Setup of red:
Design AHBPERIPH, start of the top module:
module AHBPERIPH(
  input  wire        HCLK,
  input  wire        HRESETn,
  input  wire [31:0] HADDR,
  input  wire [1:0]  HTRANS,
  input  wire        HWRITE,
  input  wire [31:0] HWDATA,
  output wire [31:0] HRDATA,
  output wire        HREADY,
  input  wire        RsRx,
  output wire        RsTx,
  input  wire        capture_event,
  output wire        PWM_OUT,
  input  wire [15:0] GPIOIN,
  output wire [15:0] GPIOOUT,
  output wire [6:0]  seg,
  output wire        dp,
  output wire [3:0]  an,
  output wire        uart_irq,
  output wire        timer_irq,
  output wire        gpio_irq
);
For scale: about 4,000 cells after synthesis, ~680 flip-flops, ~150 I/O pins, roughly 0.034 mm² of cells after synthesis.
make LEC_CHECK=0 ABC_AREA=1 CAP_MARGIN=20 CELL_PAD_IN_SITES_DETAIL_PLACEMENT=1 CORE_MARGIN=9 CORE_UTILIZATION=27 CTS_CLUSTER_DIAMETER=382 GPL_TIMING_DRIVEN=0 MIN_ROUTING_LAYER=met1 PLACE_DENSITY_LB_ADDON=0.18 SETUP_SLACK_MARGIN=0.19 SLEW_MARGIN=0 TNS_END_PERCENT=30 finish   # period 10.0 ns
run.sh (not shown) runs the stock make flow with config.mk's settings and CLKGATE_MAP_FILE=.
For blue, these inputs were changed with respect to red:
==> flow/config.mk <==
export PLATFORM = sky130hd
export DESIGN_NAME = AHBPERIPH
export DESIGN_NICKNAME = AHBPERIPH
export VERILOG_FILES = /design/flow/design.v
export SDC_FILE = /design/flow/constraint.sdc
export NUM_CORES = 4
export LEC_CHECK = 0
export CAP_MARGIN = 20
export CORE_MARGIN = 2
export CORE_UTILIZATION = 52
export PLACE_DENSITY = 0.6
export SLEW_MARGIN = 20
==> flow/constraint.sdc <==
create_clock -name core_clock -period 9.41 [get_ports {HCLK}]
set_input_delay 1.8820 -clock core_clock [delete_from_list [all_inputs] [get_ports {HCLK}]]
set_output_delay 1.8820 -clock core_clock [all_outputs]
set_load 0.01 [all_outputs]
Results
blue completed; timing, DRC and antenna clean. Cmp blue and red / required time of the worst setup path / higher: red. On data-path buffer share of cell area in the final layout: blue sits below red. Run comparison: red critical path launch point uAHBUART.uFIFO_RX.r_ptr_reg[0]; blue critical path launch point uAHB7SEGDEC.last_HADDR[2]. Between blue and red, the total power is lower for red. From red to blue the numbers moved as follows: final cell count went down, switching power of the nets went up about 5%, total detailed-routing wirelength lower.
Modified inputs, green compared to blue
--- a/flow/config.mk
+++ b/flow/config.mk
@@ -8,5 +8,5 @@
 export CAP_MARGIN = 20
 export CORE_MARGIN = 2
-export CORE_UTILIZATION = 52
+export CORE_UTILIZATION = 40
 export PLACE_DENSITY = 0.6
 export SLEW_MARGIN = 20
==> flow/constraint.sdc <==
create_clock -name core_clock -period 10.0 [get_ports {HCLK}]
set_input_delay 2.0000 -clock core_clock [delete_from_list [all_inputs] [get_ports {HCLK}]]
set_output_delay 2.0000 -clock core_clock [all_outputs]
set_load 0.01 [all_outputs]
==> comparison <==
Going from blue to green, CTS buffer count grows by 1. Of the two values seen for highest routed metal layer, met5 was produced by green and met4 by blue. Synthesized chip area reported by yosys: green vs blue identical. Routability congestion estimate from global placement, green vs blue: down by a few percent. Between blue and green, the non-clock buffer contribution to total cell area figures differ only marginally. From blue to green, area of the mapped netlist did not move at all. The run with more setup slack is blue; green has less. Result: PASS for each of green and blue.
Input changes introduced in orange (baseline for comparison: green):
--- a/flow/config.mk
+++ b/flow/config.mk
@@ -6,7 +6,8 @@
 export NUM_CORES = 4
 export LEC_CHECK = 0
-export CAP_MARGIN = 20
+export CAP_MARGIN = 15
 export CORE_MARGIN = 2
-export CORE_UTILIZATION = 40
+export CORE_UTILIZATION = 72
+export MAX_ROUTING_LAYER = met4
 export PLACE_DENSITY = 0.6
 export SLEW_MARGIN = 20
==> flow/constraint.sdc <==
create_clock -name core_clock -period 4.14 [get_ports {HCLK}]
set_input_delay 0.8280 -clock core_clock [delete_from_list [all_inputs] [get_ports {HCLK}]]
set_output_delay 0.8280 -clock core_clock [all_outputs]
set_load 0.01 [all_outputs]
==> results <==
Ran to the end and failed final checks on setup timing: orange.
Across both runs, worst-case hold slack was lower for orange than for green.
From green to orange the numbers moved as follows: setup slack down 2820 ps, mean routed wirelength per cell up about 16%, global-route usage up 19 points.
Going from green to orange, the total power was found to have gone up by about 130%.
Looking at uppermost layer routed, the met5 result is from green; the met4 one comes from orange.
The clock skew in orange was lower than what green gave.
Changes observed in orange relative to green: final cell count went down; total number of cells along the worst setup path moved down.
Diff green..orange | mean area per synthesized cell | unchanged

* * *

AHBPERIPH again, from the RTL that the note above started with.
Settings: LEC_CHECK=0, ABC_AREA=1, CAP_MARGIN=20, CORE_MARGIN=2, CORE_UTILIZATION=65, CTS_CLUSTER_SIZE=93, PLACE_DENSITY=0.6, SETUP_SLACK_MARGIN=-0.46, SLEW_MARGIN=20; clock period 11.7 ns.
Edit:
--- a/flow/config.mk
+++ b/flow/config.mk
@@ -11,2 +11,4 @@
-export CORE_UTILIZATION = 65
-export CTS_CLUSTER_SIZE = 93
+export CORE_UTILIZATION = 72
+export CTS_CLUSTER_DIAMETER = 229
+export HOLD_SLACK_MARGIN = -0.08
+export MAX_ROUTING_LAYER = met4
@@ -14 +15,0 @@
-export SETUP_SLACK_MARGIN = -0.46
@@ -15,0 +17 @@
+export TNS_END_PERCENT = 40
==> flow/constraint.sdc (replaced) <==
create_clock -name core_clock -period 6.8 [get_ports {HCLK}]
set_input_delay 1.3600 -clock core_clock [delete_from_list [all_inputs] [get_ports {HCLK}]]
set_output_delay 1.3600 -clock core_clock [all_outputs]
set_load 0.01 [all_outputs]
The new run ran to the end with no violations. Final cell count is lower by about 1.6%. Power is higher by about 70%. Sequential power is higher by 72%. Cell area is lower by about 0.34%. Routed wire length is higher by about 4.7%. Critical path depth is higher by 2. Worst setup slack loses 3.6 ns. Die size is lower by about 10%. Clock skew is lower by 0.0054 ns. Non-clock buffer count is higher by 2.
Edit:
--- a/flow/config.mk
+++ b/flow/config.mk
@@ -8,2 +8 @@
-export ABC_AREA = 1
-export CAP_MARGIN = 20
+export CAP_MARGIN = 15
@@ -12,2 +11,2 @@
-export CTS_CLUSTER_DIAMETER = 229
-export HOLD_SLACK_MARGIN = -0.08
+export CTS_CLUSTER_DIAMETER = 28
+export CTS_CLUSTER_SIZE = 36
@@ -15,0 +15 @@
+export SETUP_SLACK_MARGIN = 0.53
@@ -17 +16,0 @@
-export TNS_END_PERCENT = 40
==> flow/constraint.sdc (replaced) <==
create_clock -name core_clock -period 4.14 [get_ports {HCLK}]
set_input_delay 0.8280 -clock core_clock [delete_from_list [all_inputs] [get_ports {HCLK}]]
set_output_delay 0.8280 -clock core_clock [all_outputs]
set_load 0.01 [all_outputs]
After rerunning: With this change the flow produced a layout that fails on negative setup slack; setup slack is worse by 1.5 ns; wire length increases by 16%; cell count goes down by 31%; hold slack got worse by 0.31 ns; flip-flop count is unchanged; clock power increases to 3.1 times its value; area after synthesis is lower by 11%; power goes up by 150%; register-to-register slack loses 3.1 ns.

* * *

AHBPERIPH again, from the RTL that the note above started with.
clock: 4.06 ns
lec_check: 0
cap_margin: 10
core_aspect_ratio: 1.03
core_margin: 2
core_utilization: 72
cts_cluster_diameter: 303
cts_cluster_size: 15
hold_slack_margin: 0.3
max_routing_layer: met4
setup_slack_margin: 1.02
slew_margin: 20
tns_end_percent: 5
The starting point finished with timing, DRC and antenna clean.
Change:
CORE_UTILIZATION = 70   (was 72)
The changed run ran to the end with no violations. Hold slack barely changes. Synthesized area stays the same. Non-clock buffer count shrinks by 10.
Change:
CORE_UTILIZATION = 72   (was 70)
CTS_CLUSTER_DIAMETER = 29   (was 303)
HOLD_SLACK_MARGIN = -0.1   (was 0.3)
SETUP_SLACK_MARGIN = 0.55   (was 1.02)
TNS_END_PERCENT = 100   (was 5)
What happened:
- The new run ran to the end with violations: negative setup slack
- synthesized area stays the same
- setup slack degrades by 0.72 ns
- via count increases by 25%
- cell count increases by 6.8%
- die area decreases by 2.7%
Change:
CAP_MARGIN = 15   (was 10)
CORE_ASPECT_RATIO = unset   (was 1.03)
CTS_CLUSTER_DIAMETER = unset   (was 29)
CTS_CLUSTER_SIZE = 36   (was 15)
HOLD_SLACK_MARGIN = unset   (was -0.1)
MAX_ROUTING_LAYER = unset   (was met4)
SETUP_SLACK_MARGIN = 1.21   (was 0.55)
TNS_END_PERCENT = unset   (was 100)
clock period = 4.11 ns   (was 4.06 ns; I/O delays follow)
Effect: The new run ran to the end with no violations. Wire length shrinks by about a fifth. Setup slack gains 0.66 ns. Area after synthesis does not change.

* * *

Setup of run 1:
Starting RTL as in the previous note.
==> flow/design.v (excerpt) <==
module AHBPERIPH(
  input  wire        HCLK,
  input  wire        HRESETn,
  input  wire [31:0] HADDR,
  input  wire [1:0]  HTRANS,
  input  wire        HWRITE,
  input  wire [31:0] HWDATA,
  output wire [31:0] HRDATA,
  output wire        HREADY,
  input  wire        RsRx,
  output wire        RsTx,
  input  wire        capture_event,
  output wire        PWM_OUT,
  input  wire [15:0] GPIOIN,
  output wire [15:0] GPIOOUT,
  output wire [6:0]  seg,
  output wire        dp,
  output wire [3:0]  an,
  output wire        uart_irq,
  output wire        timer_irq,
  output wire        gpio_irq
);
export LEC_CHECK = 0
export ABC_AREA = 0
export CAP_MARGIN = 15
export CORE_MARGIN = 7
export CORE_UTILIZATION = 55
export MAX_ROUTING_LAYER = met5
export MIN_ROUTING_LAYER = met2
export PLACE_DENSITY_LB_ADDON = 0.29
export SETUP_SLACK_MARGIN = -0.43
export SLEW_MARGIN = 20
create_clock -name core_clock -period 5.67 [get_ports {HCLK}]
The final report for run 1 shows a completed flow and a layout that fails verification, specifically setup timing.
--- input diff run 1..run 2 ---
Settings: clearing MIN_ROUTING_LAYER, which used to be met2; putting PLACE_DENSITY at 0.6 where nothing was set; swapping 15 for 20 in CAP_MARGIN; swapping 7 for 2 in CORE_MARGIN; clearing PLACE_DENSITY_LB_ADDON, which used to be 0.29; swapping 55 for 40 in CORE_UTILIZATION; swapping -0.43 for -0.05 in SETUP_SLACK_MARGIN; clearing MAX_ROUTING_LAYER, which used to be met5; clearing ABC_AREA, which used to be 0; swapping 5.67 for 7.3 in the clock period (ns, I/O delays scaled along).
## What came out
Run 2 ran to completion and came out clean on the timing, DRC and antenna checks.
Run 2 vs run 1 on final total negative setup slack: run 2 is the higher one.
Summary of run 2 over run 1: met2 track utilization from global routing fell by 13 points; routed length on met1 climbed 36 mm; total die area saw an increase; die height went up by 31 um; wire length of the first global-routing pass stayed essentially flat.
Higher part of the power in the clock network goes to run 2 over run 1.
Note that the number of well taps recorded for run 2 amounts to 1.4 times the value seen in run 1.
Changes in run 3 relative to run 2:
Settings: a change of PLACE_DENSITY from 0.6 to 0.37; an added CTS_CLUSTER_DIAMETER of 195; a deleted SETUP_SLACK_MARGIN that had been -0.05; a change of CORE_UTILIZATION from 40 to 72; an added MAX_ROUTING_LAYER of met4; a change of CAP_MARGIN from 20 to 15; a change of the clock period (ns, I/O delays scaled along) from 7.3 to 4.06.
--- outcome ---
[flow] run 3 | stages: complete | final checks: fail | reason: setup timing. Design area (lower): run 3. Die area | run 3 < run 2. From run 2 to run 3 the numbers moved as follows: area growth from synthesis to layout down 0.95 points, power spent charging and discharging nets now sits higher, smallest setup slack after layout -1170 ps, routed wire length fell 1.3 mm.
Power figures rest on the tool's default switching activity, not on a simulated workload.
